// CED
module  CED(
  input  clk,
  input  rst,
  input  enable,
  output reg ird,
  input  [7:0] idata,	
  output reg [13:0] iaddr,
  output reg cwr_mag_0,
  output reg [12:0] cdata_mag_wr0,
  output reg crd_mag_0,
  input  [12:0] cdata_mag_rd0,
  output reg [13:0] caddr_mag_0,
  output reg cwr_ang_0,
  output reg [12:0] cdata_ang_wr0,
  output reg crd_ang_0,
  input  [12:0] cdata_ang_rd0,
  output reg [13:0] caddr_ang_0,
  output reg cwr1,
  output reg [12:0] cdata_wr1,
  output reg crd1,
  input  [12:0] cdata_rd1,
  output reg [13:0] caddr_1,
  output reg cwr2,
  output reg [12:0] cdata_wr2,
  output reg [13:0] caddr_2,
  output done
);
For scale: ~390 flip-flops, about 180 I/O pins.
clock: 4.09 ns
lec_check: 0
cap_margin: 10
cell_pad_in_sites_detail_placement: 0
cell_pad_in_sites_global_placement: 1
core_margin: 2
core_utilization: 58
gpl_routability_driven: 0
gpl_timing_driven: 1
max_routing_layer: met5
min_routing_layer: met1
place_density_lb_addon: 0.22
setup_slack_margin: 0.6
slew_margin: 20
tns_end_percent: 10
run.sh (not shown) runs the stock make flow with config.mk's settings and CLKGATE_MAP_FILE=.
The starting point finished but failed the layout checks on setup timing.
Change:
==> flow/config.mk (replaced) <==
export PLATFORM = sky130hd
export DESIGN_NAME = CED
export DESIGN_NICKNAME = CED
export VERILOG_FILES = /design/flow/design.v
export SDC_FILE = /design/flow/constraint.sdc
export NUM_CORES = 4
export LEC_CHECK = 0
export CAP_MARGIN = 20
export CORE_MARGIN = 2
export CORE_UTILIZATION = 40
export SLEW_MARGIN = 20
==> flow/constraint.sdc (replaced) <==
create_clock -name core_clock -period 4.76 [get_ports {clk}]
set_input_delay 0.9520 -clock core_clock [delete_from_list [all_inputs] [get_ports {clk}]]
set_output_delay 0.9520 -clock core_clock [all_outputs]
set_load 0.01 [all_outputs]
What happened: The new run finished with timing, DRC and antenna clean. Routed wire length drops by about 1.3%. Setup slack improved by 0.55 ns. First-iteration DRC count is higher by about 30%. Worst hold slack is about the same.
Change:
==> flow/constraint.sdc (replaced) <==
create_clock -name core_clock -period 5.0 [get_ports {clk}]
set_input_delay 1.0000 -clock core_clock [delete_from_list [all_inputs] [get_ports {clk}]]
set_output_delay 1.0000 -clock core_clock [all_outputs]
set_load 0.01 [all_outputs]
After rerunning: Utilization is about the same. Via count decreases by about 0.6%. Die area does not change. Hold slack loses 0.019 ns.
Change:
--- a/flow/config.mk
+++ b/flow/config.mk
@@ -8,4 +8,6 @@
 export CAP_MARGIN = 20
 export CORE_MARGIN = 2
-export CORE_UTILIZATION = 40
+export CORE_UTILIZATION = 72
+export PLACE_DENSITY = 0.65
 export SLEW_MARGIN = 20
+export TNS_END_PERCENT = 80
==> flow/constraint.sdc (replaced) <==
create_clock -name core_clock -period 4.1 [get_ports {clk}]
set_input_delay 0.8200 -clock core_clock [delete_from_list [all_inputs] [get_ports {clk}]]
set_output_delay 0.8200 -clock core_clock [all_outputs]
set_load 0.01 [all_outputs]
Outcome: Now the flow finished but failed the layout checks on setup timing. Final cell count decreases by a little under a tenth. Clock skew increases by 0.025 ns. Final area increases by a few percent.
Change:
--- a/flow/config.mk
+++ b/flow/config.mk
@@ -8,6 +8,4 @@
 export CAP_MARGIN = 20
 export CORE_MARGIN = 2
-export CORE_UTILIZATION = 72
-export PLACE_DENSITY = 0.65
+export CORE_UTILIZATION = 29
 export SLEW_MARGIN = 20
-export TNS_END_PERCENT = 80
==> flow/constraint.sdc (replaced) <==
create_clock -name core_clock -period 7.5 [get_ports {clk}]
set_input_delay 1.5000 -clock core_clock [delete_from_list [all_inputs] [get_ports {clk}]]
set_output_delay 1.5000 -clock core_clock [all_outputs]
set_load 0.01 [all_outputs]
After rerunning: This time the run passed the timing, DRC and antenna checks. Register-to-register slack improved by 3.1 ns. Design area fell by a few percent. Core utilization falls by 55 points. Hold slack loses 0.010 ns. Critical path depth is lower by 14. Area after synthesis stays the same. Wire length falls by a quarter to a third. Clock power is lower by well over a third. Power came out lower by well over a third. Global-route usage goes down by 26 points.
Power is estimated from default activity; no workload was simulated.
